--- run.sh ---
#!/bin/bash
# the make line also repeats each setting of config.mk as NAME=value (left out here)
make -C /OpenROAD-flow-scripts/flow DESIGN_CONFIG=/design/flow/config.mk WORK_HOME=/design/flow/orfs CLKGATE_MAP_FILE= finish
--- constraint.sdc ---
create_clock -name core_clock -period 49.2 [get_ports {clk}]
set_input_delay 9.8400 -clock core_clock [delete_from_list [all_inputs] [get_ports {clk}]]
set_output_delay 9.8400 -clock core_clock [all_outputs]
set_load 0.01 [all_outputs]
--- design.v ---
module CS(clk, reset, X, Y);
	input clk, reset; 
	input [7:0] X;
	output [9:0] Y;
	reg [9:0] X1,X2, X3, X4, X5, X6, X7, X8, X9;
	wire[9:0] avg_w;
	reg [9:0] avg;
	reg [9:0] appr;
	wire[9:0] Y_keep_w;
	reg [9:0] Y;
	reg [12:0] avg_dividend;
	reg [12:0] Y_dividend;
	reg [12:0] total_num;
	reg [9:0] least;
	wire [12:0] avg_dis = 13'd9;
	wire [12:0] Y_dis = 13'd8;
	always @(negedge clk) begin
		if(reset) begin
			X1 <= 0; X2 <= 0; X3 <= 0; X4 <= 0; X5 <= 0; X6 <= 0; X7 <= 0; X8 <= 0; X9 <= 0;
			avg_dividend <= 0;
			total_num <= 0;
		end  
		else begin 
			if (total_num < 9)
				total_num <= total_num + 1;
			X1 <= X2;
			X2 <= X3;
			X3 <= X4;
			X4 <= X5;
			X5 <= X6;
			X6 <= X7;
			X7 <= X8;
			X8 <= X9;
			X9 <= X;
			avg_dividend <= X2+X3+X4+X5+X6+X7+X8+X9+X; 	
		end  
	end  
	calc c1(avg_dividend, avg_dis, avg_w);
	always @(*) begin
		avg = avg_w;
		appr = X1;
		least = 1000;
		if( (avg >= X1) && (avg - X1) < least) begin
			appr = X1;
			least = avg - X1;
		end
		if(avg >= X2 && (avg - X2) < least) begin
			appr = X2;
			least = avg - X2;
		end
		if(avg >= X3 && (avg - X3) < least) begin
			appr = X3;
			least = avg - X3;
		end
		if(avg >= X4 && (avg - X4) < least) begin
			appr = X4;
			least = avg - X4;
		end
		if(avg >= X5 && (avg - X5) < least) begin
			appr = X5;
			least = avg - X5;
		end
		if(avg >= X6 && (avg - X6) < least) begin
			appr = X6;
			least = avg - X6;
		end
		if(avg >= X7 && (avg - X7) < least) begin
			appr = X7;
			least = avg - X7;
		end
		if(avg >= X8 && (avg - X8) < least) begin
			appr = X8;
			least = avg - X8;
		end
		if(avg >= X9 && (avg - X9) < least) begin
			appr = X9;
			least = avg - X9;
		end
		Y_dividend = avg_dividend + avg_dis*appr;
	end  
	calc c2(Y_dividend, Y_dis, Y_keep_w);	
	always @(posedge clk) begin
		if (total_num >= 9)
			Y <= Y_keep_w;
	end 
endmodule
module  calc
    #(parameter width=13)   
	(dividend, divisor, merchant);
	input [width-1:0]       dividend;   
	input [width-1:0]       divisor;   
	output [width-1:0]      merchant;   
	reg [width-1:0]     	temp_dividend;  
	reg [width-1:0]      	temp_divisor;  
	reg [2*width-1:0]    	temp_did;
	reg [2*width-1:0]   	temp_dis;
	reg [width-1:0]      	merchant;   
	reg [width-1:0]      	remainder;   
	integer 		i;
    always @(*) begin
		temp_dividend = dividend;
		temp_divisor = divisor;	
	end
    always @(*) begin
		temp_did = {{width{1'b0}}, temp_dividend};
		temp_dis = {temp_divisor, {width{1'b0}}};
		for(i = 0; i < width; i = i +1) begin
			temp_did = temp_did << 1;
			if(temp_did >= temp_dis) 
				temp_did = temp_did - temp_dis + 1'b1;
			else 
				temp_did = temp_did;
		end  
		merchant = temp_did[width-1:0];
		remainder = temp_did[width*2-1: width];
	end  
endmodule
--- config.mk ---
export PLATFORM = sky130hd
export DESIGN_NAME = CS
export DESIGN_NICKNAME = CS
export VERILOG_FILES = /design/flow/design.v
export SDC_FILE = /design/flow/constraint.sdc
export NUM_CORES = 4
export LEC_CHECK = 0
export ABC_AREA = 1
export CAP_MARGIN = 0
export CELL_PAD_IN_SITES_GLOBAL_PLACEMENT = 0
export CORE_MARGIN = 2
export CORE_UTILIZATION = 72
export CTS_CLUSTER_SIZE = 81
export GPL_ROUTABILITY_DRIVEN = 0
export HOLD_SLACK_MARGIN = 0.3
export MAX_ROUTING_LAYER = met4
export PLACE_DENSITY_LB_ADDON = 0.04
export SETUP_SLACK_MARGIN = -2.0
export SLEW_MARGIN = 20
export TNS_END_PERCENT = 5
==> results of run 1 <==
## metal layers
layer / track usage, % / GRT overflow
met2: 128.0 / 1265
met5: - / -
met4: 111.3 / 322
met1: 84.35 / 23
met3: 71.02 / 23
## stage by stage
step / worst slack [ns] / TNS, ns / utilization, % / hold slack (ns)
2_1_floorplan: -1.995 / -5.321 / - / 0.4032
3_3_place_gp: -0.8272 / -1.559 / 90.81 / 0.4100
3_5_place_dp: -3.381 / -12.54 / 90.81 / 0.4133
4_1_cts: -3.308 / -11.72 / 97.08 / 0.4344
## what timing repair did
item	in CTS
hold endpoints to repair	0
setup buffers	35
gates cloned	4
setup endpoints to repair	6
resized	114
pin swaps	63
==> results.toml, run 1 <==
# physical design summary
[yosys]
edf_count = 10
yosysWarningCount = 4
ys_types = 64
synth_flops = 107
ys_sh_aoi_pct = 14.03
logic_family = "simple AND/OR/NAND/NOR gates"
synth_top_flop_cell = "dfxtp_1"
ys_async_sr_fraction_pct = 0
yosys_area_um2 = 15530
top_area_share_pct = 15.46
synthAdderAreaFrac_pct = 24.36
ys_seq_share_pct = 14.43
synthTopCellsByCount = "nand2_1 (512), inv_1 (387), nor2_1 (213), ha_1 (192), o21ai_0 (143)"
netlist_instances = 2329
area_leaders = "ha_1 (15%), dfxtp_1 (13%), nand2_1 (12%), inv_1 (9.4%), fa_1 (8.9%)"
syn_area_um2 = 15530
top_area_cell = "ha_1"
synthXorXnorAreaFrac_pct = 5.855
ys_cells = 2329
ys_sh_simple_pct = 30.29
yosysMostFrequentCell = "nand2_1"
synth.avg_cell_area_um2 = 6.670
mux_area_share_pct = 0

[status]
tool.error = "[ERROR GRT-0116] Global routing finished with congestion. Check the congestion regions in the DRC Viewer."
status = "aborted with a tool error"
stop_stage = "global routing (5_1_grt)"

[cts]
htreeDepth = 3
numCtsBuffers = 9
cts_sinks = 107
clock_path_buffers = 2
clockRootBuffer = "clkbuf_16"
postCtsHoldBufs = 0

[place]
dpl-instance-area_um2 = 19150
numPortBuffers = 19
hpwlAfterDp_um = 46300
placed_cells = 3001

[floorplan]
rows = 53
die_height_um = 150.9
ioPinCount = 20
core_um2 = 21090
die-area_um2 = 22770
floorplan.core_util_pct = 73.67
dieWidth_um = 150.9

[global_routing]
grt.total_usage_pct = 97.95
overflow = 1633
==> run 2: changes to the inputs <==
- CAP_MARGIN: 0 -> 20
- CELL_PAD_IN_SITES_GLOBAL_PLACEMENT: 0 -> 3
- CORE_ASPECT_RATIO: unset -> 0.93
- CORE_UTILIZATION: 72 -> 46
- CTS_CLUSTER_SIZE: 81 -> unset
- GPL_ROUTABILITY_DRIVEN: 0 -> 1
- HOLD_SLACK_MARGIN: 0.3 -> unset
- MAX_ROUTING_LAYER: met4 -> unset
- MIN_ROUTING_LAYER: unset -> met2
- PLACE_DENSITY_LB_ADDON: 0.04 -> 0.3
- SETUP_SLACK_MARGIN: -2.0 -> 5.0
- TNS_END_PERCENT: 5 -> 15
- clock period: 49.2 -> 49.7 ns (I/O delays scaled with it)
==> run 2 against run 1 <==
The run fails in global placement without I/O (3_1_place_gp_skip_io). Die size up 55%. Synthesized cell count unchanged. Synthesized area unchanged.
==> results.toml, run 2 <==
# physical design summary
[yosys]
ys_sh_simple_pct = 30.29
synthTopCellsByCount = "nand2_1 (512), inv_1 (387), nor2_1 (213), ha_1 (192), o21ai_0 (143)"
synthAdderAreaFrac_pct = 24.36
top_area_share_pct = 15.46
edf_count = 10
mux_area_share_pct = 0
top_area_cell = "ha_1"
yosysWarningCount = 4
synthXorXnorAreaFrac_pct = 5.855
synth_flops = 107
ys_cells = 2329
ys_seq_share_pct = 14.43
logic_family = "simple AND/OR/NAND/NOR gates"
ys_types = 64
synth.avg_cell_area_um2 = 6.670
synth_top_flop_cell = "dfxtp_1"
ys_sh_aoi_pct = 14.03
syn_area_um2 = 15530
area_leaders = "ha_1 (15%), dfxtp_1 (13%), nand2_1 (12%), inv_1 (9.4%), fa_1 (8.9%)"
yosys_area_um2 = 15530
ys_async_sr_fraction_pct = 0
netlist_instances = 2329
yosysMostFrequentCell = "nand2_1"

[floorplan]
floorplan.core_util_pct = 46.97
rows = 64
die-area_um2 = 35260
dieWidth_um = 194.6
core_um2 = 33070
die_height_um = 181.2

[status]
status = "aborted with a tool error"
tool.error = "[ERROR FLW-0024] Place density exceeds 1.0 (current PLACE_DENSITY_LB_ADDON =  0.3). Please check if the value of  PLACE_DENSITY_LB_ADDON is between 0 and 0.99."
stop_stage = "global placement without I/O (3_1_place_gp_skip_io)"
==> run 3: changes to the inputs <==
- ABC_AREA: 1 -> unset
- CELL_PAD_IN_SITES_GLOBAL_PLACEMENT: 3 -> unset
- CORE_ASPECT_RATIO: 0.93 -> unset
- CORE_UTILIZATION: 46 -> 72
- GPL_ROUTABILITY_DRIVEN: 1 -> unset
- MIN_ROUTING_LAYER: met2 -> unset
- PLACE_DENSITY_LB_ADDON: 0.3 -> unset
- SETUP_SLACK_MARGIN: 5.0 -> unset
- TNS_END_PERCENT: 15 -> unset
- clock period: 49.7 -> 34.4 ns (I/O delays scaled with it)
==> run 3 against run 2 <==
The flow stops in detailed placement (3_5_place_dp). Die size shrank 34%. Synthesized area increased by 2.2%. Synthesized cell count fell by 15%.
==> results.toml, run 3 <==
# physical design summary
[status]
status = "aborted with a tool error"
stop_stage = "detailed placement (3_5_place_dp)"
tool.error = "[ERROR DPL-0038] Utilization greater than 100%, impossible to legalize"

[yosys]
synth.avg_cell_area_um2 = 7.993
yosysMostFrequentCell = "nor2_1"
mux_area_share_pct = 4.766
ys_sh_aoi_pct = 24.87
syn_area_um2 = 15880
ys_seq_share_pct = 14.12
ys_cells = 1987
top_area_share_pct = 15.13
synthTopCellsByCount = "nor2_1 (197), ha_1 (192), inv_1 (178), a21oi_1 (126), nand2_1 (114)"
edf_count = 10
synth_flops = 107
logic_family = "AND-OR/OR-AND gates"
ys_async_sr_fraction_pct = 0
synthXorXnorAreaFrac_pct = 5.830
ys_sh_simple_pct = 20.56
synthAdderAreaFrac_pct = 24.01
yosysWarningCount = 4
yosys_area_um2 = 15880
ys_types = 112
top_area_cell = "ha_1"
netlist_instances = 1987
synth_top_flop_cell = "dfxtp_1"
area_leaders = "ha_1 (15%), dfxtp_1 (12%), fa_1 (8.7%), nor2_1 (4.7%), inv_1 (4.2%)"

[floorplan]
rows = 54
floorplan.core_util_pct = 73.00
ioPinCount = 20
dieWidth_um = 152.5
core_um2 = 21760
die_height_um = 152.5
die-area_um2 = 23260

[place]
numPortBuffers = 19
gp_congestion = 1.022
==> run 3: through the flow <==
step                    hold WS [ns]
after floorplan               0.4287
after global placement        0.4387
==> run 4: changes to the inputs <==
- CORE_UTILIZATION: 72 -> 65
- CTS_CLUSTER_DIAMETER: unset -> 338
- SETUP_SLACK_MARGIN: unset -> 5.0
- TNS_END_PERCENT: unset -> 5
- clock period: 34.4 -> 55.0 ns (I/O delays scaled with it)
==> run 4 against run 3 <==
The run fails in global routing (5_1_grt). Die size increased by 10%. Synthesized cell count is the same. Synthesized area is the same.
==> results.toml, run 4 <==
# physical design summary
[status]
status = "aborted with a tool error"
stop_stage = "global routing (5_1_grt)"
tool.error = "[ERROR GRT-0116] Global routing finished with congestion. Check the congestion regions in the DRC Viewer."

[yosys]
synth_top_flop_cell = "dfxtp_1"
yosysMostFrequentCell = "nor2_1"
netlist_instances = 1987
top_area_share_pct = 15.13
ys_seq_share_pct = 14.12
edf_count = 10
logic_family = "AND-OR/OR-AND gates"
area_leaders = "ha_1 (15%), dfxtp_1 (12%), fa_1 (8.7%), nor2_1 (4.7%), inv_1 (4.2%)"
top_area_cell = "ha_1"
ys_cells = 1987
synth.avg_cell_area_um2 = 7.993
mux_area_share_pct = 4.766
syn_area_um2 = 15880
ys_types = 112
synth_flops = 107
ys_async_sr_fraction_pct = 0
ys_sh_aoi_pct = 24.87
yosys_area_um2 = 15880
synthXorXnorAreaFrac_pct = 5.830
synthAdderAreaFrac_pct = 24.01
yosysWarningCount = 4
ys_sh_simple_pct = 20.56
synthTopCellsByCount = "nor2_1 (197), ha_1 (192), inv_1 (178), a21oi_1 (126), nand2_1 (114)"

[cts]
postCtsHoldBufs = 0
cts_sinks = 107
numCtsBuffers = 9
clockRootBuffer = "clkbuf_16"
clock_path_buffers = 2
htreeDepth = 3

[place]
gp_congestion = 0.9893
hpwlAfterDp_um = 44940
placed_cells = 2803
numPortBuffers = 19
place_ws_ns = -3.888

[floorplan]
die_height_um = 160.3
rows = 57
ioPinCount = 20
core_um2 = 24180
floorplan.core_util_pct = 65.69
die-area_um2 = 25700
dieWidth_um = 160.3

[global_routing]
overflow = 7
grt.total_usage_pct = 75.23
## run 4: metal layers
layer / GRT overflow / track usage (%)
met5: 0 / 27.46
met2: 2 / 94.04
met1: 0 / 74.62
met3: 0 / 58.42
met4: 5 / 74.57
## run 4: timing repair
action                     in CTS
pin swaps                      92
gates cloned                    0
gates resized                 109
setup endpoints to repair      10
setup buffers                  42
## run 4: stage by stage
step	cell area (µm²)	setup TNS, ns
after floorplan	16460	-11.94
after global placement	20610	-6.402
after detailed placement	20610	-14.65
after CTS	22140	-7.272
==> run 5: changes to the inputs <==
- ABC_AREA: unset -> 1
- CAP_MARGIN: 20 -> 0
- CELL_PAD_IN_SITES_DETAIL_PLACEMENT: unset -> 2
- CELL_PAD_IN_SITES_GLOBAL_PLACEMENT: unset -> 1
- CORE_UTILIZATION: 65 -> 35
- CTS_CLUSTER_DIAMETER: 338 -> 170
- MAX_ROUTING_LAYER: unset -> met4
- MIN_ROUTING_LAYER: unset -> met2
- PLACE_DENSITY: unset -> 0.53
- SETUP_SLACK_MARGIN: 5.0 -> unset
- TNS_END_PERCENT: 5 -> unset
- clock period: 55.0 -> 97.5 ns (I/O delays scaled with it)
==> run 5 against run 4 <==
The run now finishes clean. Synthesized area down 2.2%. Die size up 79%. Synthesized cell count up 17%.
==> results.toml, run 5 <==
# generated from flow reports
[final_layout]
logic_area_um2 = 11610
final_nets = 2694
seq_area_um2 = 2242
syn_to_final_growth_pct = 9.399
fill_cells = 5486

[cts]
cts_sinks = 107
clk_latency_ns = 0.48
postCtsHoldBufs = 0
path_clk_slew_ns = 0.09
postCtsSetupBuffers = 0
ctsResizeCount = 0
clock_path_buffers = 2
cts_tree = "done"
clockRootBuffer = "clkbuf_16"
htreeDepth = 3
numCtsBuffers = 9

[timing]
finalHoldViolations = 0
setup_slack_ns = 9.123
finalSetupTns_ns = 0
worst_slew_pin_slew_ns = 0.9966
setup_viol = 0
fin_skew_ns = 0.07569
maxSlewHeadroom_pct = 33.40
rsz0062_at_grt = "no"
drv_slew = 0

[worst_setup_path]
r2r_start = "avg_dividend[10]$_SDFF_NP0_"
cpLargestDelayFamily = "simple AND/OR/NAND/NOR gates"
worst-path-max-fanout = 35
cp-end-kind = "flop"
crit_path_frequent_cell = "nand2_1"
slowest_delay_ns = 0.75
cp.depth = 198
crit_start = "avg_dividend[10]$_SDFF_NP0_"
start_kind = "flop"
cp-endpoint = "Y[0]$_SDFFCE_PN0P_"
reg2reg_depth = 198
critPathBufInv = 21
worstPathArrival_ns = 88.54
r2r_end = "Y[0]$_SDFFCE_PN0P_"
worst_ep_required_time_ns = 97.66
critPathKind = "reg -> reg"
r2r_slack_ns = 9.12
cp_slowest_cell = "o21ai_0"

[min_path]
holdCritStartpoint = "total_num[5]$_SDFFE_NP0N_"
hold_class = "reg -> reg"
holdPathStages = 2
holdPathEnd = "total_num[5]$_SDFFE_NP0N_"

[yosys]
synthAdderAreaFrac_pct = 24.36
yosys_area_um2 = 15530
yosysMostFrequentCell = "nand2_1"
synth_top_flop_cell = "dfxtp_1"
area_leaders = "ha_1 (15%), dfxtp_1 (13%), nand2_1 (12%), inv_1 (9.4%), fa_1 (8.9%)"
top_area_share_pct = 15.46
edf_count = 10
ys_cells = 2329
yosysWarningCount = 4
synth.avg_cell_area_um2 = 6.670
ys_types = 64
ys_sh_aoi_pct = 14.03
logic_family = "simple AND/OR/NAND/NOR gates"
syn_area_um2 = 15530
top_area_cell = "ha_1"
netlist_instances = 2329
synthXorXnorAreaFrac_pct = 5.855
synth_flops = 107
mux_area_share_pct = 0
synthTopCellsByCount = "nand2_1 (512), inv_1 (387), nor2_1 (213), ha_1 (192), o21ai_0 (143)"
ys_async_sr_fraction_pct = 0
ys_seq_share_pct = 14.43
ys_sh_simple_pct = 30.29

[detailed_routing]
vias = 22019
drt-initial-drc-count = 3004
dr.pass1.iters = 8
wl_per_cell_um = 20.69
route.detailed.drc = 0
via_per_inst = 7.289
routed_wirelength_um = 62500
antenna_left = 0

[job]
drv_cap = 0
log.warning_count = 130

[status]
status = "no timing/DRC/antenna violations"

[floorplan]
ioPinCount = 20
die_height_um = 214.7
floorplan.core_util_pct = 35.28
core_um2 = 44030
rows = 77
die-area_um2 = 46090
dieWidth_um = 214.7

[place]
gp_congestion = 0.9719
place_ws_ns = 9.513
hpwlAfterDp_um = 50470
numPortBuffers = 19

[global_routing]
use_met3_pct = 53.83
grt_pass1_vias = 25738
grt_max_degree = 65
busiest_layer = "met3"
grt_pass1_wl_um = 96860
overflow = 0
antenna_found_initial = 0
use_met2_pct = 51.48
use_met1_pct = 0
grt.total_usage_pct = 42.72
==> run 5: per-stage QoR <==
| step | cell area (µm²) | hold WS [ns] | utilization [%] | std cells |
|---|---|---|---|---|
| after floorplan | 15550 | 0.4032 | - | 2333 |
| after global placement | 16320 | 0.4171 | 37.08 | 2908 |
| after detailed placement | 16320 | 0.4249 | 37.08 | 2908 |
| after CTS | 16990 | 0.4314 | 38.58 | 3020 |
| after global routing | 16990 | 0.4521 | 38.59 | 3020 |
| final | 17000 | 0.4282 | 38.60 | 3021 |
==> run 5: layout make-up <==
| type | instances | share of cell area (%) |
|---|---|---|
| antenna | 1 | 0.01472 |
| tap | 592 | 4.358 |
| clock buffer | 9 | 1.325 |
| inverter | 407 | 9.026 |
| clock inverter | 104 | 2.599 |
| timing repair buffer | 21 | 1.193 |
| sequential | 107 | 13.19 |
| multi-input combinational | 1780 | 68.29 |
==> run 5: metal layers <==
layer / vias to the layer above / routed length (µm)
li1: 7672 / -
met1: 7823 / 0
met2: 6099 / 33410
met3: 425 / 24700
met4: 0 / 4385
met5: - / 0
==> run 6: changes to the inputs <==
- ABC_AREA: 1 -> unset
- CAP_MARGIN: 0 -> 20
- CELL_PAD_IN_SITES_DETAIL_PLACEMENT: 2 -> unset
- CELL_PAD_IN_SITES_GLOBAL_PLACEMENT: 1 -> unset
- CORE_UTILIZATION: 35 -> 69
- CTS_CLUSTER_DIAMETER: 170 -> 348
- CTS_CLUSTER_SIZE: unset -> 97
- MAX_ROUTING_LAYER: met4 -> unset
- MIN_ROUTING_LAYER: met2 -> unset
- PLACE_DENSITY: 0.53 -> unset
- clock period: 97.5 -> 32.9 ns (I/O delays scaled with it)
==> run 6 against run 5 <==
Synthesized area rose by 2.2%. The run now fails in detailed placement (3_5_place_dp). Die size decreased by 47%. Synthesized cell count shrank 15%.
==> results.toml, run 6 <==
# physical design summary
[status]
status = "aborted with a tool error"
stop_stage = "detailed placement (3_5_place_dp)"
tool.error = "[ERROR DPL-0033] detailed placement checks failed during check placement."

[yosys]
yosysMostFrequentCell = "nor2_1"
ys_types = 112
synthXorXnorAreaFrac_pct = 5.830
ys_cells = 1987
ys_async_sr_fraction_pct = 0
logic_family = "AND-OR/OR-AND gates"
top_area_cell = "ha_1"
netlist_instances = 1987
top_area_share_pct = 15.13
yosys_area_um2 = 15880
synthTopCellsByCount = "nor2_1 (197), ha_1 (192), inv_1 (178), a21oi_1 (126), nand2_1 (114)"
yosysWarningCount = 4
synth_flops = 107
synth_top_flop_cell = "dfxtp_1"
syn_area_um2 = 15880
ys_sh_aoi_pct = 24.87
area_leaders = "ha_1 (15%), dfxtp_1 (12%), fa_1 (8.7%), nor2_1 (4.7%), inv_1 (4.2%)"
mux_area_share_pct = 4.766
synth.avg_cell_area_um2 = 7.993
ys_seq_share_pct = 14.12
edf_count = 10
synthAdderAreaFrac_pct = 24.01
ys_sh_simple_pct = 20.56

[floorplan]
dieWidth_um = 155.7
ioPinCount = 20
die_height_um = 155.7
rows = 55
die-area_um2 = 24250
core_um2 = 22640
floorplan.core_util_pct = 70.15

[place]
numPortBuffers = 19
gp_congestion = 0.9877
[run 6: through the flow]
step           setup WS, ns
3_3_place_gp         -13.43
2_1_floorplan        -14.71
==> run 7: changes to the inputs <==
- ABC_AREA: unset -> 1
- CELL_PAD_IN_SITES_GLOBAL_PLACEMENT: unset -> 0
- CORE_UTILIZATION: 69 -> 72
- CTS_CLUSTER_DIAMETER: 348 -> unset
- CTS_CLUSTER_SIZE: 97 -> 81
- GPL_ROUTABILITY_DRIVEN: unset -> 0
- HOLD_SLACK_MARGIN: unset -> 0.3
- MAX_ROUTING_LAYER: unset -> met4
- PLACE_DENSITY_LB_ADDON: unset -> 0.04
- SETUP_SLACK_MARGIN: unset -> -2.0
- TNS_END_PERCENT: unset -> 60
- clock period: 32.9 -> 57.4 ns (I/O delays scaled with it)
==> run 7 against run 6 <==
Now fails the layout checks on setup timing. Die size down 6.1%. Synthesized cell count increased by 17%. Synthesized area down 2.2%.
==> results.toml, run 7 <==
# generated from flow reports
[worst_setup_path]
crit_path_frequent_cell = "nand2_1"
start_kind = "flop"
r2r_end = "Y[0]$_SDFFCE_PN0P_"
crit_start = "avg_dividend[9]$_SDFF_NP0_"
critPathKind = "reg -> reg"
r2r_slack_ns = -0.13
cp_slowest_cell = "fa_1"
critPathBufInv = 27
r2r_start = "avg_dividend[9]$_SDFF_NP0_"
slowest_delay_ns = 0.52
reg2reg_depth = 205
cp-endpoint = "Y[0]$_SDFFCE_PN0P_"
cp-end-kind = "flop"
cp.depth = 205
worst-path-max-fanout = 20
worst_ep_required_time_ns = 57.54
cpLargestDelayFamily = "simple AND/OR/NAND/NOR gates"
worstPathArrival_ns = 57.67

[final_layout]
final_nets = 2762
syn_to_final_growth_pct = 12.02
fin_util_pct = 82.53

[timing]
drv_slew = 0
setup_slack_ns = -0.1294
finalHoldViolations = 0
maxSlewHeadroom_pct = 36.94
worst_slew_pin_slew_ns = 0.9460
setup_viol = 1
fin_hold_ws_ns = 0.4277
fin_skew_ns = 0.1015

[yosys]
ys_types = 64
synth_flops = 107
ys_async_sr_fraction_pct = 0
top_area_cell = "ha_1"
ys_sh_aoi_pct = 14.03
synth.avg_cell_area_um2 = 6.670
synthAdderAreaFrac_pct = 24.36
yosysMostFrequentCell = "nand2_1"
logic_family = "simple AND/OR/NAND/NOR gates"
yosys_area_um2 = 15530
synthXorXnorAreaFrac_pct = 5.855
netlist_instances = 2329
ys_cells = 2329
area_leaders = "ha_1 (15%), dfxtp_1 (13%), nand2_1 (12%), inv_1 (9.4%), fa_1 (8.9%)"
top_area_share_pct = 15.46
mux_area_share_pct = 0
syn_area_um2 = 15530
edf_count = 10
synth_top_flop_cell = "dfxtp_1"
ys_sh_simple_pct = 30.29
yosysWarningCount = 4
synthTopCellsByCount = "nand2_1 (512), inv_1 (387), nor2_1 (213), ha_1 (192), o21ai_0 (143)"
ys_seq_share_pct = 14.43

[cts]
htreeDepth = 3
path_clk_slew_ns = 0.09
clock_path_buffers = 2
cts_sinks = 107
cts_tree = "done"
postCtsHoldBufs = 0
clk_latency_ns = 0.48
clockRootBuffer = "clkbuf_16"
numCtsBuffers = 9

[global_routing]
grt_pass1_wl_um = 71650
antenna_found_initial = 0
grt.total_usage_pct = 40.39
overflow = 0
grt_pass1_vias = 15771
grt_max_degree = 87

[min_path]
holdCritStartpoint = "total_num[8]$_SDFFE_NP0N_"
holdPathEnd = "total_num[8]$_SDFFE_NP0N_"
holdPathStages = 2
hold_class = "reg -> reg"

[status]
status = "finished with violations"
failed_checks = "setup timing"

[job]
log.warning_count = 128
drv_cap = 0

[floorplan]
die_height_um = 150.9
rows = 53
floorplan.core_util_pct = 73.67
die-area_um2 = 22770
ioPinCount = 20
dieWidth_um = 150.9
core_um2 = 21090

[detailed_routing]
drt-initial-drc-count = 1738
vias = 16564
route.detailed.drc = 0
wl_per_cell_um = 16.74
via_per_inst = 5.978
antenna-diode-count = 0
dr.pass1.iters = 10
routed_wirelength_um = 46400
antenna_left = 0

[place]
numPortBuffers = 19
hpwlAfterDp_um = 34720
[run 7: what timing repair did]
item,CTS,global route
pin swaps,1,13
gates resized,9,79
setup buffers,3,15
endpoints found under the setup margin,2,5
gates cloned,0,2
[run 7: metal layers]
| metal | vias to the layer above | GRT usage (%) | part of all wire, % |
|---|---|---|---|
| met5 | - | - | 0 |
| met4 | 0 | 20.51 | 5.4 |
| met3 | 220 | 7.169 | 9.6 |
| met2 | 948 | 67.61 | 47 |
| met1 | 7505 | 46.66 | 38 |
| li1 | 7891 | - | - |
[run 7: layout make-up]
class / count / area, µm²
multi-input combinational: 1782 / 11900
fill: 1409 / 3685
sequential: 107 / 2242
inverter: 407 / 1534
timing repair buffer: 87 / 703.2
clock inverter: 104 / 457.9
tap: 275 / 344.1
clock buffer: 9 / 225.2
[run 7: metrics by stage]
stage               instance area [µm²]  TNS (ns)  setup slack (ns)  instances
floorplan                         15550         0            0.1092       2333
global route                      17400    -6.252            -2.440       2771
finish                            17400   -0.1294           -0.1294       2771
global placement                  16290    -1.942            -1.047       2640
CTS                               17000    -4.338            -1.888       2755
detailed placement                16290    -6.067            -2.357       2640
==> run 8: changes to the inputs <==
- CELL_PAD_IN_SITES_GLOBAL_PLACEMENT: 0 -> unset
- CORE_UTILIZATION: 72 -> 71
- CTS_CLUSTER_SIZE: 81 -> 36
- GPL_ROUTABILITY_DRIVEN: 0 -> unset
- HOLD_SLACK_MARGIN: 0.3 -> unset
- MAX_ROUTING_LAYER: met4 -> unset
- PLACE_DENSITY_LB_ADDON: 0.04 -> 0.28
- SETUP_SLACK_MARGIN: -2.0 -> unset
- TNS_END_PERCENT: 60 -> unset
- clock period: 57.4 -> 56.9 ns (I/O delays scaled with it)
==> run 8 against run 7 <==
The layout still fails its checks (setup timing). Sequential share of layout area down 0.76 points. Largest cell class unchanged. Die size up 1.4%. Non-clock buffer count up 60.
==> results.toml, run 8 <==
# generated from flow reports
[status]
status = "finished with violations"
failed_checks = "setup timing"

[detailed_routing]
dr.pass1.iters = 22
drt-initial-drc-count = 2651
routed_wirelength_um = 57140
wl_per_cell_um = 20.10
route.detailed.drc = 0
antenna_left = 0
via_per_inst = 6.479
vias = 18414

[floorplan]
dieWidth_um = 151.9
die-area_um2 = 23080
core_um2 = 21620
die_height_um = 151.9
ioPinCount = 20
floorplan.core_util_pct = 71.85
rows = 54

[global_routing]
use_met2_pct = 69.43
grt_pass1_vias = 16540
grt.total_usage_pct = 39.77
overflow = 0
use_met1_pct = 43.74
antenna_found_initial = 1
use_met3_pct = 8.756
grt_pass1_wl_um = 76650
grt_max_degree = 87
busiest_layer = "met2"

[place]
placed_cells = 2649
place_ws_ns = -2.330
numPortBuffers = 19
gp_congestion = 0.9910
hpwlAfterDp_um = 35170

[job]
log.warning_count = 128
drv_cap = 0

[yosys]
synthXorXnorAreaFrac_pct = 5.855
ys_seq_share_pct = 14.43
synth_top_flop_cell = "dfxtp_1"
netlist_instances = 2329
top_area_share_pct = 15.46
synthAdderAreaFrac_pct = 24.36
ys_async_sr_fraction_pct = 0
mux_area_share_pct = 0
yosysWarningCount = 4
area_leaders = "ha_1 (15%), dfxtp_1 (13%), nand2_1 (12%), inv_1 (9.4%), fa_1 (8.9%)"
edf_count = 10
ys_sh_aoi_pct = 14.03
syn_area_um2 = 15530
synth_flops = 107
yosysMostFrequentCell = "nand2_1"
synth.avg_cell_area_um2 = 6.670
synthTopCellsByCount = "nand2_1 (512), inv_1 (387), nor2_1 (213), ha_1 (192), o21ai_0 (143)"
ys_cells = 2329
ys_types = 64
logic_family = "simple AND/OR/NAND/NOR gates"
yosys_area_um2 = 15530
top_area_cell = "ha_1"
ys_sh_simple_pct = 30.29

[cts]
numCtsBuffers = 9
cts_tree = "done"
postCtsHoldBufs = 0
clk_latency_ns = 0.50
clock_path_buffers = 2
cts_sinks = 107
path_clk_slew_ns = 0.09
clockRootBuffer = "clkbuf_16"
htreeDepth = 3

[worst_setup_path]
crit_path_frequent_cell = "nand2_1"
slowest_delay_ns = 0.57
critPathBufInv = 29
start_kind = "flop"
cp-endpoint = "Y[0]$_SDFFCE_PN0P_"
reg2reg_depth = 202
critPathKind = "reg -> reg"
worst_ep_required_time_ns = 57.04
r2r_start = "avg_dividend[9]$_SDFF_NP0_"
cpLargestDelayFamily = "simple AND/OR/NAND/NOR gates"
cp.depth = 202
cp-end-kind = "flop"
cp_slowest_cell = "fa_1"
crit_start = "avg_dividend[9]$_SDFF_NP0_"
worstPathArrival_ns = 57.22
r2r_slack_ns = -0.18
r2r_end = "Y[0]$_SDFFCE_PN0P_"
worst-path-max-fanout = 23

[timing]
maxSlewHeadroom_pct = 33.99
finalHoldViolations = 0
setup_viol = 1
setup_slack_ns = -0.1809
drv_slew = 0
fin_skew_ns = 0.1202
finalSetupTns_ns = -0.1809
worst_slew_pin_slew_ns = 0.9901

[final_layout]
fin_cells = 2842
fill_cells = 1158
final_nets = 2826
logic_area_um2 = 12460
syn_to_final_growth_pct = 19.19
seq_area_um2 = 2245

[min_path]
hold_class = "reg -> reg"
holdPathEnd = "total_num[7]$_SDFFE_NP0N_"
holdCritStartpoint = "total_num[7]$_SDFFE_NP0N_"
holdPathStages = 2
## run 8: what timing repair did
item / in CTS / in global routing
gates resized: 51 / 197
endpoints found under the setup margin: 5 / 5
endpoints found under the hold margin: 0 / 0
pin swaps: 9 / 77
cloned: 1 / 8
setup buffers: 19 / 51
## run 8: area by class of cell
type / count / area share (%)
multi-input cells: 1786 / 67.31
flip-flops and latches: 107 / 12.12
inverters: 407 / 8.305
repair buffers: 147 / 6.696
clock inverters: 103 / 2.297
well taps: 280 / 1.892
clock buffers: 10 / 1.351
diodes: 2 / 0.02703
## run 8: through the flow
stage	util, %	hold slack, ns	instance area (µm²)
after detailed placement	75.54	0.4190	16330
after global placement	75.54	0.4153	16330
after floorplan	-	0.4032	15560
after global routing	85.62	0.4569	18510
after CTS	79.97	0.4235	17290
final	85.64	0.4303	18520
## run 8: per-layer routing
metal  vias to the layer above  wire [µm]
met4                         0       5585
met1                      8205      19130
met5                         -          0
li1                       8019          -
met2                      1585      26080
met3                       605       6342
==> run 9: changes to the inputs <==
- CORE_UTILIZATION: 71 -> 72
- CTS_CLUSTER_DIAMETER: unset -> 229
- CTS_CLUSTER_SIZE: 36 -> 98
- PLACE_DENSITY: unset -> 0.4
- PLACE_DENSITY_LB_ADDON: 0.28 -> unset
- TNS_END_PERCENT: unset -> 5
- clock period: 56.9 -> 39.1 ns (I/O delays scaled with it)
==> run 9 against run 8 <==
The flow now stops in clock tree synthesis (4_1_cts). Die size is 1.4% lower. Synthesized area stayed put. Synthesized cell count stayed put.
==> results.toml, run 9 <==
# physical design summary
[yosys]
synthAdderAreaFrac_pct = 24.36
ys_sh_aoi_pct = 14.03
logic_family = "simple AND/OR/NAND/NOR gates"
synth_flops = 107
ys_cells = 2329
synth.avg_cell_area_um2 = 6.670
yosysMostFrequentCell = "nand2_1"
yosysWarningCount = 4
synthXorXnorAreaFrac_pct = 5.855
netlist_instances = 2329
ys_async_sr_fraction_pct = 0
top_area_share_pct = 15.46
mux_area_share_pct = 0
edf_count = 10
top_area_cell = "ha_1"
ys_sh_simple_pct = 30.29
yosys_area_um2 = 15530
synth_top_flop_cell = "dfxtp_1"
area_leaders = "ha_1 (15%), dfxtp_1 (13%), nand2_1 (12%), inv_1 (9.4%), fa_1 (8.9%)"
synthTopCellsByCount = "nand2_1 (512), inv_1 (387), nor2_1 (213), ha_1 (192), o21ai_0 (143)"
ys_types = 64
ys_seq_share_pct = 14.43
syn_area_um2 = 15530

[floorplan]
floorplan.core_util_pct = 73.67
die-area_um2 = 22770
dieWidth_um = 150.9
ioPinCount = 20
core_um2 = 21090
rows = 53
die_height_um = 150.9

[status]
tool.error = "[ERROR DPL-0038] Utilization greater than 100%, impossible to legalize"
stop_stage = "clock tree synthesis (4_1_cts)"
status = "aborted with a tool error"

[place]
dpl-instance-area_um2 = 20060
hpwlAfterDp_um = 53300
gp_congestion = 1.021
numPortBuffers = 19
[run 9: through the flow]
stage | setup slack (ns) | utilization (%) | instances
3_3_place_gp | -5.596 | 95.13 | 3090
2_1_floorplan | -6.237 | - | 2333
3_5_place_dp | -8.884 | 95.13 | 3090
==> run 10: changes to the inputs <==
- ABC_AREA: 1 -> unset
- CAP_MARGIN: 20 -> 5
- CELL_PAD_IN_SITES_DETAIL_PLACEMENT: unset -> 2
- CELL_PAD_IN_SITES_GLOBAL_PLACEMENT: unset -> 2
- CORE_MARGIN: 2 -> 4
- CORE_UTILIZATION: 72 -> 30
- CTS_CLUSTER_DIAMETER: 229 -> 203
- CTS_CLUSTER_SIZE: 98 -> 61
- GPL_ROUTABILITY_DRIVEN: unset -> 1
- GPL_TIMING_DRIVEN: unset -> 0
- MAX_ROUTING_LAYER: unset -> met5
- MIN_ROUTING_LAYER: unset -> met1
- PLACE_DENSITY: 0.4 -> unset
- PLACE_DENSITY_LB_ADDON: unset -> 0.21
- SETUP_SLACK_MARGIN: unset -> 5.0
- TNS_END_PERCENT: 5 -> 60
- clock period: 39.1 -> 63.8 ns (I/O delays scaled with it)
==> run 10 against run 9 <==
Synthesized cell count fell by 15%. Synthesized area is 2.2% higher. The layout now fails its checks (setup timing). Die size up 150%.
==> results.toml, run 10 <==
# generated from flow reports
[status]
status = "finished with violations"
failed_checks = "setup timing"

[floorplan]
floorplan.core_util_pct = 30.28
dieWidth_um = 238.1
rows = 84
ioPinCount = 20
core_um2 = 52450
die_height_um = 238.1
die-area_um2 = 56680

[detailed_routing]
routed_wirelength_um = 73940
vias = 17074
antenna-diode-count = 0
drt-initial-drc-count = 614
via_per_inst = 5.545
wl_per_cell_um = 24.01
antenna_left = 0
dr.pass1.iters = 5
route.detailed.drc = 0

[yosys]
synth_flops = 107
synth.avg_cell_area_um2 = 7.993
ys_sh_simple_pct = 20.56
top_area_share_pct = 15.13
yosysMostFrequentCell = "nor2_1"
ys_cells = 1987
synthTopCellsByCount = "nor2_1 (197), ha_1 (192), inv_1 (178), a21oi_1 (126), nand2_1 (114)"
synthAdderAreaFrac_pct = 24.01
yosys_area_um2 = 15880
edf_count = 10
ys_async_sr_fraction_pct = 0
top_area_cell = "ha_1"
mux_area_share_pct = 4.766
synthXorXnorAreaFrac_pct = 5.830
ys_sh_aoi_pct = 24.87
area_leaders = "ha_1 (15%), dfxtp_1 (12%), fa_1 (8.7%), nor2_1 (4.7%), inv_1 (4.2%)"
yosysWarningCount = 4
synth_top_flop_cell = "dfxtp_1"
ys_types = 112
syn_area_um2 = 15880
logic_family = "AND-OR/OR-AND gates"
ys_seq_share_pct = 14.12
netlist_instances = 1987

[timing]
finalHoldViolations = 0
finalSetupTns_ns = -2.435
drv_slew = 0
rsz0062_at_grt = "yes"
setup_slack_ns = -1.102
fin_skew_ns = 0.1155
worst_slew_pin_slew_ns = 1.227
setup_viol = 3
maxSlewHeadroom_pct = 18.19

[global_routing]
grt_pass1_wl_um = 109500
antenna_found_initial = 0
grt_pass1_vias = 19053
grt_max_degree = 19
overflow = 0
grt.total_usage_pct = 24.26

[cts]
clk_latency_ns = 0.50
path_clk_slew_ns = 0.09
numCtsBuffers = 9
clock_path_buffers = 2
cts_sinks = 107
cts_tree = "done"
htreeDepth = 3
clockRootBuffer = "clkbuf_16"

[worst_setup_path]
reg2reg_depth = 175
crit_start = "avg_dividend[3]$_SDFF_NP0_"
cp.depth = 175
cpLargestDelayFamily = "AND-OR/OR-AND gates"
cp-endpoint = "Y[0]$_SDFFCE_PN0P_"
r2r_end = "Y[0]$_SDFFCE_PN0P_"
r2r_slack_ns = -1.10
cp_slowest_cell = "o41ai_4"
worst_ep_required_time_ns = 63.93
critPathKind = "reg -> reg"
r2r_start = "avg_dividend[3]$_SDFF_NP0_"
worstPathArrival_ns = 65.03
crit_path_frequent_cell = "buf_6"
critPathBufInv = 42
start_kind = "flop"
cp-end-kind = "flop"
worst-path-max-fanout = 8
slowest_delay_ns = 0.49

[final_layout]
syn_to_final_growth_pct = 41.19
final_nets = 2657
logic_area_um2 = 14980
fill_cells = 5754
seq_area_um2 = 2263

[min_path]
holdPathStages = 1
holdPathEnd = "total_num[11]$_SDFFE_NP0N_"
hold_class = "reg -> reg"
holdCritStartpoint = "total_num[11]$_SDFFE_NP0N_"

[job]
log.warning_count = 131
drv_cap = 0

[place]
hpwlAfterDp_um = 50710
numPortBuffers = 18
gp_congestion = 0.8561
==> run 10: area by class of cell <==
class                   count  share of cell area [%]
plain buffers              48                   2.087
clock buffers              11                   1.083
clock inverters           102                   1.964
inverters                 186                   3.354
multi-input cells        1649                   66.80
flip-flops and latches    107                   10.09
well taps                 688                   3.839
repair buffers            288                   10.78
==> run 10: timing repair <==
item | CTS | global route
setup endpoints to repair | 10 | 10
gates cloned | 1 | 0
hold buffers | 0 | 0
resized | 290 | 152
pin swaps | 133 | 118
setup buffers | 193 | 74
==> run 10: metrics by stage <==
stage               area [µm²]  cells  util [%]  hold WS [ns]  worst slack [ns]
floorplan                16460   1991         -        0.4287            0.7436
global placement         17500   2697     33.37        0.4443            -7.117
detailed placement       17520   2699     33.40        0.4544            -7.862
CTS                      21140   3005     40.31        0.4637           0.02670
global route             22420   3079     42.75        0.4672            -2.452
finish                   22420   3079     42.75        0.4607            -1.102
==> run 10: metal layers <==
layer,track usage (%),up-vias,share of wire (%)
met5,0,-,0
met4,7.230,0,3.2
met3,2.658,102,1.9
met2,45.20,247,52
met1,29.35,8737,43
li1,-,7988,-
==> run 11: changes to the inputs <==
- CAP_MARGIN: 5 -> 20
- CELL_PAD_IN_SITES_DETAIL_PLACEMENT: 2 -> unset
- CELL_PAD_IN_SITES_GLOBAL_PLACEMENT: 2 -> unset
- CORE_MARGIN: 4 -> 2
- CORE_UTILIZATION: 30 -> 40
- CTS_CLUSTER_DIAMETER: 203 -> unset
- CTS_CLUSTER_SIZE: 61 -> unset
- GPL_ROUTABILITY_DRIVEN: 1 -> unset
- GPL_TIMING_DRIVEN: 0 -> unset
- MAX_ROUTING_LAYER: met5 -> unset
- MIN_ROUTING_LAYER: met1 -> unset
- PLACE_DENSITY_LB_ADDON: 0.21 -> unset
- TNS_END_PERCENT: 60 -> unset
- clock period: 63.8 -> 68.7 ns (I/O delays scaled with it)
==> run 11 against run 10 <==
The run now finishes clean. First-iteration DRC count grew 79%. Clock skew shrank 0.041 ns. Setup slack gained 4.1 ns. Global-route usage grew 0.59 points. Synthesized cell count is the same.
==> results.toml, run 11 <==
# generated from flow reports
[worst_setup_path]
critPathKind = "reg -> reg"
critPathBufInv = 12
crit_start = "avg_dividend[9]$_SDFF_NP0_"
r2r_slack_ns = 3.03
cp.depth = 161
cpLargestDelayFamily = "AND-OR/OR-AND gates"
slowest_delay_ns = 0.53
reg2reg_depth = 161
start_kind = "flop"
cp-end-kind = "flop"
r2r_end = "Y[0]$_SDFFCE_PN0P_"
crit_path_frequent_cell = "ha_4"
worstPathArrival_ns = 65.79
worst-path-max-fanout = 8
cp-endpoint = "Y[0]$_SDFFCE_PN0P_"
r2r_start = "avg_dividend[9]$_SDFF_NP0_"
worst_ep_required_time_ns = 68.82
cp_slowest_cell = "fa_1"

[yosys]
yosysWarningCount = 4
mux_area_share_pct = 4.766
top_area_share_pct = 15.13
logic_family = "AND-OR/OR-AND gates"
ys_async_sr_fraction_pct = 0
area_leaders = "ha_1 (15%), dfxtp_1 (12%), fa_1 (8.7%), nor2_1 (4.7%), inv_1 (4.2%)"
ys_cells = 1987
ys_seq_share_pct = 14.12
synthAdderAreaFrac_pct = 24.01
synthXorXnorAreaFrac_pct = 5.830
ys_sh_simple_pct = 20.56
netlist_instances = 1987
ys_sh_aoi_pct = 24.87
top_area_cell = "ha_1"
synth_top_flop_cell = "dfxtp_1"
edf_count = 10
synth.avg_cell_area_um2 = 7.993
ys_types = 112
synth_flops = 107
yosysMostFrequentCell = "nor2_1"
yosys_area_um2 = 15880
syn_area_um2 = 15880
synthTopCellsByCount = "nor2_1 (197), ha_1 (192), inv_1 (178), a21oi_1 (126), nand2_1 (114)"

[final_layout]
logic_area_um2 = 14580
fill_cells = 3593
final_nets = 2557
fin_util_pct = 53.63
design_area_um2 = 20870
syn_to_final_growth_pct = 31.42
seq_area_um2 = 2253

[cts]
htreeDepth = 3
clockRootBuffer = "clkbuf_16"
clk_latency_ns = 0.45
numCtsBuffers = 9
cts_tree = "done"
clock_path_buffers = 2
path_clk_slew_ns = 0.09
cts_sinks = 107

[floorplan]
ioPinCount = 20
core_um2 = 38920
rows = 72
dieWidth_um = 203.3
die-area_um2 = 41310
die_height_um = 203.3
floorplan.core_util_pct = 40.81

[detailed_routing]
drt-initial-drc-count = 1102
dr.pass1.iters = 5
routed_wirelength_um = 52860
via_per_inst = 5.757
vias = 16171
wl_per_cell_um = 18.82
antenna_left = 0
antenna-diode-count = 0
route.detailed.drc = 0

[place]
hpwlAfterDp_um = 39110
gp_congestion = 0.9146
numPortBuffers = 19
dpl-instance-area_um2 = 17160

[timing]
setup_viol = 0
fin_skew_ns = 0.07447
worst_slew_pin_slew_ns = 1.071
drv_slew = 0
finalSetupTns_ns = 0
finalHoldViolations = 0
maxSlewHeadroom_pct = 27.95
rsz0062_at_grt = "yes"
fin_hold_ws_ns = 0.4612

[global_routing]
antenna_found_initial = 0
grt_max_degree = 98
overflow = 0
grt_pass1_vias = 15821
grt_pass1_wl_um = 82660
grt.total_usage_pct = 24.85

[job]
drv_cap = 0
log.warning_count = 131

[min_path]
hold_class = "reg -> reg"
holdPathStages = 1
holdCritStartpoint = "total_num[11]$_SDFFE_NP0N_"
holdPathEnd = "total_num[11]$_SDFFE_NP0N_"

[status]
status = "no timing/DRC/antenna violations"
run 11: routing by layer:
metal  routed length, µm  part of all wire, %  vias up  GRT usage, %
li1                    -                    -     7793             -
met1               24550                   46     7796         34.53
met2               24380                   46      497         40.53
met3                2757                  5.2       85         2.669
met4                1173                  2.2        0         7.508
met5                   0                    0        -             0
run 11: layout make-up:
type,instances,area share (%)
Clock inverter,104,2.266
Inverter,186,3.561
Tap cell,518,3.105
Multi-Input combinational cell,1651,69.86
Timing Repair Buffer,234,9.328
Sequential cell,107,10.80
Clock buffer,9,1.079
run 11: per-stage QoR:
stage | std cells | setup WS [ns]
floorplan | 1991 | 3.194
global placement | 2507 | 0.4422
detailed placement | 2507 | -0.4573
CTS | 2757 | 4.028
global route | 2809 | 1.622
finish | 2809 | 3.031
run 11: timing repair:
item,4_1_cts,5_1_grt
setup buffers,136,52
setup endpoints to repair,7,6
pin swaps,126,96
gates cloned,2,0
hold buffers,0,0
resized,212,117
==> run 12: changes to the inputs <==
- CELL_PAD_IN_SITES_GLOBAL_PLACEMENT: unset -> 2
- CORE_ASPECT_RATIO: unset -> 1.4
- CORE_UTILIZATION: 40 -> 37
- CTS_CLUSTER_DIAMETER: unset -> 312
- clock period: 68.7 -> 70.0 ns (I/O delays scaled with it)
==> run 12 against run 11 <==
Synthesized cell count unchanged. Count of clock-buffer cells in the layout did not move. Flip-flop count stayed put. Critical path depth unchanged. First-iteration DRC count decreased by 41%. Critical path type unchanged. Via count rose by 0.89%. Sequential share of layout area fell by 0.076 points. Final cell count is 1.7% higher. Largest cell class unchanged.
==> results.toml, run 12 <==
# generated from flow reports
[yosys]
mux_area_share_pct = 4.766
ys_async_sr_fraction_pct = 0
ys_sh_aoi_pct = 24.87
ys_seq_share_pct = 14.12
ys_cells = 1987
synth_flops = 107
synth_top_flop_cell = "dfxtp_1"
area_leaders = "ha_1 (15%), dfxtp_1 (12%), fa_1 (8.7%), nor2_1 (4.7%), inv_1 (4.2%)"
yosys_area_um2 = 15880
ys_types = 112
top_area_cell = "ha_1"
synthAdderAreaFrac_pct = 24.01
edf_count = 10
logic_family = "AND-OR/OR-AND gates"
yosysWarningCount = 4
yosysMostFrequentCell = "nor2_1"
synthTopCellsByCount = "nor2_1 (197), ha_1 (192), inv_1 (178), a21oi_1 (126), nand2_1 (114)"
syn_area_um2 = 15880
netlist_instances = 1987
synthXorXnorAreaFrac_pct = 5.830
synth.avg_cell_area_um2 = 7.993
top_area_share_pct = 15.13
ys_sh_simple_pct = 20.56

[timing]
worst_slew_pin_slew_ns = 1.003
finalHoldViolations = 0
drv_slew = 0
rsz0062_at_grt = "yes"
fin_skew_ns = 0.06014
setup_slack_ns = 3.698
setup_viol = 0
maxSlewHeadroom_pct = 32.40

[worst_setup_path]
critPathKind = "reg -> reg"
worst-path-max-fanout = 16
r2r_slack_ns = 3.70
crit_start = "avg_dividend[1]$_SDFF_NP0_"
cp-end-kind = "flop"
critPathBufInv = 20
reg2reg_depth = 161
cpLargestDelayFamily = "AND-OR/OR-AND gates"
start_kind = "flop"
cp-endpoint = "Y[0]$_SDFFCE_PN0P_"
r2r_start = "avg_dividend[1]$_SDFF_NP0_"
crit_path_frequent_cell = "ha_4"
cp.depth = 161
r2r_end = "Y[0]$_SDFFCE_PN0P_"
worstPathArrival_ns = 66.42
slowest_delay_ns = 0.56
worst_ep_required_time_ns = 70.12
cp_slowest_cell = "fa_2"

[detailed_routing]
wl_met3_um = 1712
drt-initial-drc-count = 654
routed_wirelength_um = 64800
antenna-diode-count = 0
via_per_inst = 5.709
wl_met2_um = 36730
route.detailed.drc = 0
vias = 16315
dr.pass1.iters = 5
wl_per_cell_um = 22.67
wl_met1_um = 22200
antenna_left = 0
top_layer = "met4"

[job]
log.warning_count = 133
drv_cap = 0

[final_layout]
final_nets = 2579
syn_to_final_growth_pct = 32.36
fin_cells = 2858

[global_routing]
overflow = 0
grt_pass1_vias = 17125
antenna_found_initial = 0
grt_pass1_wl_um = 97610
grt.total_usage_pct = 28.85
grt_max_degree = 65

[cts]
path_clk_slew_ns = 0.10
clk_latency_ns = 0.45
numCtsBuffers = 9
clockRootBuffer = "clkbuf_16"
cts_tree = "done"
clock_path_buffers = 2
cts_sinks = 107
htreeDepth = 3

[min_path]
holdCritStartpoint = "total_num[11]$_SDFFE_NP0N_"
holdPathEnd = "total_num[11]$_SDFFE_NP0N_"
holdPathStages = 1
hold_class = "reg -> reg"

[floorplan]
ioPinCount = 20
core_um2 = 42200
floorplan.core_util_pct = 37.63
dieWidth_um = 179.1
rows = 89
die_height_um = 249.1
die-area_um2 = 44620

[place]
numPortBuffers = 19
gp_congestion = 0.8909
placed_cells = 2546
hpwlAfterDp_um = 51310
place_ws_ns = -0.01124

[status]
status = "no timing/DRC/antenna violations"
-- run 12: per-layer routing --
layer / track usage [%] / vias to the layer above
li1: - / 7830
met2: 57.84 / 393
met1: 26.60 / 7902
met5: 0 / -
met4: 16.94 / 0
met3: 4.014 / 190
-- run 12: layout make-up --
cell class                      count  area [µm²]
Sequential cell                   107        2253
Timing Repair Buffer              256        2212
Multi-Input combinational cell   1651       14480
Clock inverter                    103       436.7
Inverter                          186       726.9
Clock buffer                        9       225.2
Fill cell                        4122       21180
Tap cell                          546       683.2
-- run 12: what timing repair did --
action | 4_1_cts | 5_1_grt
gates cloned | 5 | 0
buffers inserted | 151 | 45
gates resized | 218 | 83
endpoints found under the setup margin | 6 | 5
pin swaps | 142 | 62
hold endpoints to repair | 0 | 0
hold buffers | 0 | 0
-- run 12: stage by stage --
stage,instance area [µm²],util [%],hold WS (ns),setup TNS [ns]
floorplan,16460,-,0.4287,0
global placement,17290,40.98,0.4460,0
detailed placement,17290,40.98,0.4544,-0.01124
CTS,20240,47.95,0.4613,0
global route,21020,49.81,0.4692,0
finish,21020,49.81,0.4598,0
==> run 13: changes to the inputs <==
- ABC_AREA: unset -> 1
- CELL_PAD_IN_SITES_GLOBAL_PLACEMENT: 2 -> unset
- CORE_ASPECT_RATIO: 1.4 -> unset
- CORE_UTILIZATION: 37 -> 72
- CTS_CLUSTER_DIAMETER: 312 -> unset
- CTS_CLUSTER_SIZE: unset -> 36
- HOLD_SLACK_MARGIN: unset -> 0.29
- PLACE_DENSITY_LB_ADDON: unset -> 0.28
- SETUP_SLACK_MARGIN: 5.0 -> unset
- clock period: 70.0 -> 53.8 ns (I/O delays scaled with it)
==> run 13 against run 12 <==
The flow now stops in global routing (5_1_grt). Synthesized area down 2.2%. Die size down 49%. Synthesized cell count up 17%.
==> results.toml, run 13 <==
# physical design summary
[yosys]
synth_top_flop_cell = "dfxtp_1"
yosysWarningCount = 4
yosys_area_um2 = 15530
logic_family = "simple AND/OR/NAND/NOR gates"
mux_area_share_pct = 0
netlist_instances = 2329
ys_sh_aoi_pct = 14.03
edf_count = 10
syn_area_um2 = 15530
yosysMostFrequentCell = "nand2_1"
ys_async_sr_fraction_pct = 0
ys_seq_share_pct = 14.43
synthXorXnorAreaFrac_pct = 5.855
synthAdderAreaFrac_pct = 24.36
synthTopCellsByCount = "nand2_1 (512), inv_1 (387), nor2_1 (213), ha_1 (192), o21ai_0 (143)"
ys_cells = 2329
ys_sh_simple_pct = 30.29
synth_flops = 107
ys_types = 64
synth.avg_cell_area_um2 = 6.670
top_area_share_pct = 15.46
top_area_cell = "ha_1"
area_leaders = "ha_1 (15%), dfxtp_1 (13%), nand2_1 (12%), inv_1 (9.4%), fa_1 (8.9%)"

[floorplan]
rows = 53
dieWidth_um = 150.9
floorplan.core_util_pct = 73.67
die_height_um = 150.9
die-area_um2 = 22770
core_um2 = 21090
ioPinCount = 20

[global_routing]
overflow = 655
grt.total_usage_pct = 88.41

[cts]
clockRootBuffer = "clkbuf_16"
postCtsHoldBufs = 0
numCtsBuffers = 9
cts_sinks = 107
htreeDepth = 3
clock_path_buffers = 2

[status]
stop_stage = "global routing (5_1_grt)"
status = "aborted with a tool error"
tool.error = "[ERROR GRT-0232] Routing congestion too high. Check the congestion heatmap in the GUI."

[place]
placed_cells = 2683
gp_congestion = 1.007
hpwlAfterDp_um = 35950
numPortBuffers = 19
-- run 13: timing repair --
action	CTS
gates cloned	5
gates resized	79
pin swaps	24
buffers inserted	29
setup endpoints to repair	5
-- run 13: routing by layer --
layer  GRT overflow  GRT usage [%]
met1             11          82.80
met2            477          108.6
met3              8          70.03
met4            153          100.5
met5              6          33.86
-- run 13: stage by stage --
step,util [%],setup slack (ns),TNS [ns],cell area [µm²]
3_3_place_gp,79.20,-0.7978,-1.346,16700
3_5_place_dp,79.20,-2.165,-5.742,16700
4_1_cts,85.17,0.007542,0,17960
2_1_floorplan,-,0.1077,0,15660
==> run 14: changes to the inputs <==
- ABC_AREA: 1 -> unset
- CORE_UTILIZATION: 72 -> 65
- CTS_CLUSTER_SIZE: 36 -> unset
- HOLD_SLACK_MARGIN: 0.29 -> unset
- MAX_ROUTING_LAYER: unset -> met4
- PLACE_DENSITY_LB_ADDON: 0.28 -> unset
- SETUP_SLACK_MARGIN: unset -> 5.0
- TNS_END_PERCENT: unset -> 5
- clock period: 53.8 -> 56.3 ns (I/O delays scaled with it)
==> run 14 against run 13 <==
The run again fails in global routing (5_1_grt). Die size up 13%. Synthesized area up 2.2%. Synthesized cell count down 15%.
==> results.toml, run 14 <==
# physical design summary
[floorplan]
core_um2 = 24180
rows = 57
dieWidth_um = 160.3
floorplan.core_util_pct = 65.69
ioPinCount = 20
die_height_um = 160.3
die-area_um2 = 25700

[status]
tool.error = "[ERROR GRT-0116] Global routing finished with congestion. Check the congestion regions in the DRC Viewer."
stop_stage = "global routing (5_1_grt)"
status = "aborted with a tool error"

[yosys]
area_leaders = "ha_1 (15%), dfxtp_1 (12%), fa_1 (8.7%), nor2_1 (4.7%), inv_1 (4.2%)"
edf_count = 10
ys_seq_share_pct = 14.12
synthTopCellsByCount = "nor2_1 (197), ha_1 (192), inv_1 (178), a21oi_1 (126), nand2_1 (114)"
top_area_cell = "ha_1"
synthAdderAreaFrac_pct = 24.01
netlist_instances = 1987
ys_cells = 1987
synthXorXnorAreaFrac_pct = 5.830
yosys_area_um2 = 15880
ys_sh_aoi_pct = 24.87
mux_area_share_pct = 4.766
logic_family = "AND-OR/OR-AND gates"
ys_types = 112
ys_async_sr_fraction_pct = 0
top_area_share_pct = 15.13
syn_area_um2 = 15880
synth_flops = 107
synth.avg_cell_area_um2 = 7.993
synth_top_flop_cell = "dfxtp_1"
yosysMostFrequentCell = "nor2_1"
yosysWarningCount = 4
ys_sh_simple_pct = 20.56

[cts]
clockRootBuffer = "clkbuf_16"
clock_path_buffers = 2
cts_sinks = 107
numCtsBuffers = 9
postCtsHoldBufs = 0
htreeDepth = 3

[place]
numPortBuffers = 19
gp_congestion = 0.9842
hpwlAfterDp_um = 46030
placed_cells = 2796

[global_routing]
grt.total_usage_pct = 84.64
overflow = 171
[run 14: repair_timing]
item,CTS
endpoints found under the setup margin,10
endpoints found under the hold margin,0
buffers inserted,67
gates resized,129
pin swaps,103
[run 14: metrics by stage]
| step | setup slack, ns | hold slack (ns) | cell area, µm² |
|---|---|---|---|
| after global placement | -1.636 | 0.4439 | 20560 |
| after detailed placement | -3.450 | 0.4516 | 20560 |
| after CTS | -2.240 | 0.4657 | 22300 |
| after floorplan | -3.006 | 0.4287 | 16460 |
[run 14: routing by layer]
| metal | track usage, % | GRT overflow |
|---|---|---|
| met1 | 81.77 | 4 |
| met2 | 97.95 | 95 |
| met3 | 69.58 | 3 |
| met4 | 88.00 | 69 |
| met5 | - | - |
==> run 15: changes to the inputs <==
- ABC_AREA: unset -> 1
- CORE_UTILIZATION: 65 -> 72
- CTS_CLUSTER_SIZE: unset -> 99
- MAX_ROUTING_LAYER: met4 -> unset
- PLACE_DENSITY: unset -> 0.38
- SETUP_SLACK_MARGIN: 5.0 -> -2.0
- clock period: 56.3 -> 41.5 ns (I/O delays scaled with it)
==> run 15 against run 14 <==
The flow stops in clock tree synthesis (4_1_cts). Synthesized area shrank 2.2%. Die size decreased by 11%. Synthesized cell count rose by 17%.
==> results.toml, run 15 <==
# physical design summary
[status]
status = "aborted with a tool error"
stop_stage = "clock tree synthesis (4_1_cts)"
tool.error = "[ERROR DPL-0038] Utilization greater than 100%, impossible to legalize"

[yosys]
logic_family = "simple AND/OR/NAND/NOR gates"
netlist_instances = 2329
synth_flops = 107
syn_area_um2 = 15530
yosysWarningCount = 4
synth.avg_cell_area_um2 = 6.670
ys_async_sr_fraction_pct = 0
top_area_share_pct = 15.46
synthTopCellsByCount = "nand2_1 (512), inv_1 (387), nor2_1 (213), ha_1 (192), o21ai_0 (143)"
synth_top_flop_cell = "dfxtp_1"
yosysMostFrequentCell = "nand2_1"
mux_area_share_pct = 0
synthAdderAreaFrac_pct = 24.36
yosys_area_um2 = 15530
top_area_cell = "ha_1"
ys_types = 64
area_leaders = "ha_1 (15%), dfxtp_1 (13%), nand2_1 (12%), inv_1 (9.4%), fa_1 (8.9%)"
ys_sh_aoi_pct = 14.03
ys_seq_share_pct = 14.43
ys_sh_simple_pct = 30.29
ys_cells = 2329
edf_count = 10
synthXorXnorAreaFrac_pct = 5.855

[place]
numPortBuffers = 19
place_ws_ns = -6.802
hpwlAfterDp_um = 50710
gp_congestion = 0.9879
dpl-instance-area_um2 = 19820

[floorplan]
dieWidth_um = 150.9
rows = 53
core_um2 = 21090
ioPinCount = 20
die_height_um = 150.9
floorplan.core_util_pct = 73.67
die-area_um2 = 22770
-- run 15: per-stage QoR --
step | std cells
3_5_place_dp | 3059
3_3_place_gp | 3059
2_1_floorplan | 2333
